P:
## as2650
module as2650(
	input reset,
	output [12:0] adr,
	input [7:0] dbus_in,
	output [7:0] dbus_out,
	output oeb,
	output rw,
	output opreq,
	output wrp,
	output m_io,
	output d_c,
	input sense,
	output flag,
	input clk
);
==> flow/config.mk <==
export PLATFORM = sky130hd
export DESIGN_NAME = as2650
export DESIGN_NICKNAME = as2650
export VERILOG_FILES = /design/flow/design.v
export SDC_FILE = /design/flow/constraint.sdc
export NUM_CORES = 4
export LEC_CHECK = 0
export CAP_MARGIN = 20
export CORE_MARGIN = 2
export CORE_UTILIZATION = 70
export CTS_CLUSTER_SIZE = 31
export SLEW_MARGIN = 20
==> flow/constraint.sdc <==
create_clock -name core_clock -period 4.48 [get_ports {clk}]
set_input_delay 0.8960 -clock core_clock [delete_from_list [all_inputs] [get_ports {clk}]]
set_output_delay 0.8960 -clock core_clock [all_outputs]
set_load 0.01 [all_outputs]
run.sh (not shown) runs the stock make flow with config.mk's settings and CLKGATE_MAP_FILE=.
Flow for P halted at global routing (5_1_grt), error code GRT-0116.
The inputs of Q differ from those of P as listed below.
- a change of CORE_UTILIZATION from 70 to 40
- a deleted CTS_CLUSTER_SIZE that had been 31
- a change of the clock period (ns, I/O delays scaled along) from 4.48 to 7.24
Results
Count of clock tree sinks: P vs Q identical. X dimension of the die sits higher in Q than in P. Compared with P, Q shows total number of placement rows that has gone up by more than a quarter. Q went all the way through the flow, and no timing, DRC or antenna check failed. The area of the chip reported for Q is greater than that of P by 73%. P -> Q: net count after synthesis flat. Cell area after synthesis: P vs Q identical. Diff P -> Q: die span in y picked up an extra 66 um, starting density of the core lost 30 points, setup slack at placement picked up an extra 1510 ps, total setup buffers inserted after CTS lost 105. HPWL reported at the end of detailed placement (Q / P): 1.07.
The inputs of R differ from those of Q as listed below.
- swapping 40 for 70 in CORE_UTILIZATION
- putting PLACE_DENSITY_LB_ADDON at 0.2 where nothing was set
- putting SETUP_SLACK_MARGIN at 1.23 where nothing was set
- putting CTS_CLUSTER_SIZE at 31 where nothing was set
- putting ABC_AREA at 1 where nothing was set
- swapping 7.24 for 4.48 in the clock period (ns, I/O delays scaled along)
### Flow results
FAIL R @ global routing (5_1_grt): tool exited with error. Looking at worst setup slack after placement, R sits 1330 ps lower than Q does. Yosys chip area: R > Q. Die size on R is ahead of Q. [R vs Q] number of buffers created by CTS: lower in R. As of R, number of library cell types mapped by synthesis had fallen by more than 10% compared to Q. From Q to R the numbers moved as follows: synthesized cell count went up; cell count in the Yosys report climbed 25%; synthesized netlist net count now larger. Between Q and R, the flow reports summed instance area of the synthesized netlist increasing by a few percent. Q → R: number of H-tree branching levels shrank by 1, share of the core filled by cells before placement went up.
Edits applied to the flow inputs when going from R to S:
- ABC_AREA no longer set, was 1
- CORE_UTILIZATION now 50, was 70
- PLACE_DENSITY_LB_ADDON no longer set, was 0.2
- CTS_CLUSTER_SIZE no longer set, was 31
- CELL_PAD_IN_SITES_GLOBAL_PLACEMENT now 2, previously not set
- MIN_ROUTING_LAYER now met2, previously not set
- SETUP_SLACK_MARGIN no longer set, was 1.23
- the clock period (ns, I/O delays scaled along) now 8.0, was 4.48
Notes after the runs:
FAIL S @ global routing (5_1_grt): tool exited with error
[compare] base=R new=S: die area went up; area fraction in and, or, nand and nor cells decreased by 8.7 points relative to the old numbers; synthesized cell count moved down; clock buffer count from CTS higher; yosys synthesis chip area went down by 2.8%.

========
juniper:
as2650 again, from the RTL that the note above started with.
Settings: LEC_CHECK=0, ABC_AREA=1, CAP_MARGIN=15, CELL_PAD_IN_SITES_DETAIL_PLACEMENT=0, CELL_PAD_IN_SITES_GLOBAL_PLACEMENT=0, CORE_ASPECT_RATIO=0.89, CORE_MARGIN=2, CORE_UTILIZATION=72, CTS_CLUSTER_DIAMETER=240, CTS_CLUSTER_SIZE=14, HOLD_SLACK_MARGIN=0.17, PLACE_DENSITY_LB_ADDON=0.2, SETUP_SLACK_MARGIN=-0.03, SLEW_MARGIN=40; clock period 4.06 ns.
juniper did not finish; the tool stopped in global routing with error GRT-0116.
Relative to juniper, the following input files were edited for zinc:
Settings: swapping -0.03 for 1.97 in SETUP_SLACK_MARGIN; clearing HOLD_SLACK_MARGIN, which used to be 0.17; clearing CTS_CLUSTER_DIAMETER, which used to be 240; clearing ABC_AREA, which used to be 1; swapping 40 for 20 in SLEW_MARGIN; swapping 15 for 20 in CAP_MARGIN; clearing CELL_PAD_IN_SITES_GLOBAL_PLACEMENT, which used to be 0; putting MAX_ROUTING_LAYER at met4 where nothing was set; clearing CTS_CLUSTER_SIZE, which used to be 14; swapping 72 for 64 in CORE_UTILIZATION; clearing CELL_PAD_IN_SITES_DETAIL_PLACEMENT, which used to be 0; clearing PLACE_DENSITY_LB_ADDON, which used to be 0.2; clearing CORE_ASPECT_RATIO, which used to be 0.89; swapping 4.06 for 8.0 in the clock period (ns, I/O delays scaled along).
Results
- zinc was carried through to the last stage, and its layout satisfied the timing, design-rule and antenna checks.
- Summary of zinc over juniper: area after synthesis saw a decrease, routability congestion estimate saw a decrease, number of enable flip-flop cells saw little to no change, x dimension of the die saw a decrease, post-synthesis mux area share saw an increase.
- Going from juniper to zinc, the die area was enlarged.
- zinc vs. juniper: yosys stat chip area saw a decrease; post-CTS setup repair buffer count shows a reduction of 69; share of synthesized cell area in full adder, half adder and majority cells has increased.
- Lower post-cts gate resize count among juniper and zinc: zinc
> inputs changed (zinc -> harbor)
Settings: TNS_END_PERCENT now 70, previously not set; CORE_UTILIZATION now 40, was 64; CAP_MARGIN now 15, was 20; CTS_CLUSTER_DIAMETER now 321, previously not set; GPL_TIMING_DRIVEN now 1, previously not set; MIN_ROUTING_LAYER now met2, previously not set; PLACE_DENSITY now 0.86, previously not set; ABC_AREA now 0, previously not set; HOLD_SLACK_MARGIN now 0.19, previously not set; SLEW_MARGIN now 30, was 20; SETUP_SLACK_MARGIN no longer set, was 1.97; the clock period (ns, I/O delays scaled along) now 5.57, was 8.0.
Results
The flow ended early for harbor: it failed with a tool error in global routing.
Synthesized cell count: harbor vs zinc identical
Final weighted congestion in routability-driven placement: harbor > zinc
Placeable core area grows by more than half when moving from zinc to harbor.
Against zinc, harbor comes in 14 lower on post-CTS resize count.
harbor vs zinc: post-DP HPWL up
Core utilization at floorplan in harbor is 24 points lower than in zinc
Die area grows by more than half when moving from zinc to harbor.
Summary of the comparison: die boundary width is higher in harbor, relative to zinc.
NOTE: number of buffers created by CTS in harbor exceeds that of zinc
Changes in fjord relative to harbor:
Settings: a change of SLEW_MARGIN from 30 to 20; an added SETUP_SLACK_MARGIN of -0.52; a deleted CTS_CLUSTER_DIAMETER that had been 321; a deleted TNS_END_PERCENT that had been 70; a deleted GPL_TIMING_DRIVEN that had been 1; a deleted HOLD_SLACK_MARGIN that had been 0.19; a deleted MIN_ROUTING_LAYER that had been met2; a deleted ABC_AREA that had been 0; a deleted MAX_ROUTING_LAYER that had been met4; a deleted PLACE_DENSITY that had been 0.86; a change of CAP_MARGIN from 15 to 20; a change of the clock period (ns, I/O delays scaled along) from 5.57 to 7.24.
==> comparison <==
fjord reached the end of the flow, and the finished layout is clean on the timing, design-rule and antenna checks.
Re area of the die: no difference whatsoever between fjord and harbor.
Diff harbor and fjord: cell resize tally after clock tree synthesis lower in fjord
fjord -> harbor: post-synthesis average cell area delta 0, exact match
Diff harbor..fjord | sequential fraction of the synthesis area | unchanged
As far as synthesized area goes, fjord and harbor are indistinguishable; the numbers are identical.
Re number of instances in the synthesized netlist: no difference whatsoever between harbor and fjord.
harbor → fjord: area fraction in compound gates after synthesis roughly the same; synthesized net count roughly the same; number of cells in the design after placement lower.
Delta (fjord minus harbor): routability-driven placement congestion ratio went down by about 14%; height of the die was more or less identical.
Relative to fjord, the following input files were edited for garnet:
Settings: putting HOLD_SLACK_MARGIN at 0.17 where nothing was set; swapping -0.52 for -0.03 in SETUP_SLACK_MARGIN; putting PLACE_DENSITY_LB_ADDON at 0.15 where nothing was set; putting TNS_END_PERCENT at 5 where nothing was set; putting CTS_CLUSTER_DIAMETER at 240 where nothing was set; putting CORE_ASPECT_RATIO at 1.68 where nothing was set; swapping 20 for 15 in CAP_MARGIN; putting CELL_PAD_IN_SITES_GLOBAL_PLACEMENT at 1 where nothing was set; putting CELL_PAD_IN_SITES_DETAIL_PLACEMENT at 0 where nothing was set; putting ABC_AREA at 1 where nothing was set; swapping 40 for 55 in CORE_UTILIZATION; swapping 7.24 for 4.95 in the clock period (ns, I/O delays scaled along).
==> comparison <==
The flow ended early for garnet: it failed with a tool error in global routing.
Higher floorplan die height among fjord and garnet: garnet
Per the comparison of garnet with fjord, post-detailed-placement half-perimeter wirelength picked up an extra 12%, xor/xnor share of the synthesized area lost 1.1 points, count of flip-flops with a built-in enable after synthesis neither gained nor lost much.
Relative to garnet, the following input files were edited for quartz:
Settings: ABC_AREA: 1 -> unset; CORE_ASPECT_RATIO: 1.68 -> 1.08; CTS_CLUSTER_DIAMETER: 240 -> 28; CELL_PAD_IN_SITES_GLOBAL_PLACEMENT: 1 -> 0; CORE_UTILIZATION: 55 -> 63; PLACE_DENSITY_LB_ADDON: 0.15 -> unset; MAX_ROUTING_LAYER: unset -> met4; HOLD_SLACK_MARGIN: 0.17 -> -0.08.
Results
Status: quartz FAILED at global routing (tool error). As the logs show, garnet stopped at global routing after a tool error, so it never reached the end of the flow. Compared with garnet, in quartz synthesized instance count moved down; yosys stat chip area moved down. Xor and xnor fraction of the mapped netlist area ended up 1.1 points higher on quartz than on garnet.
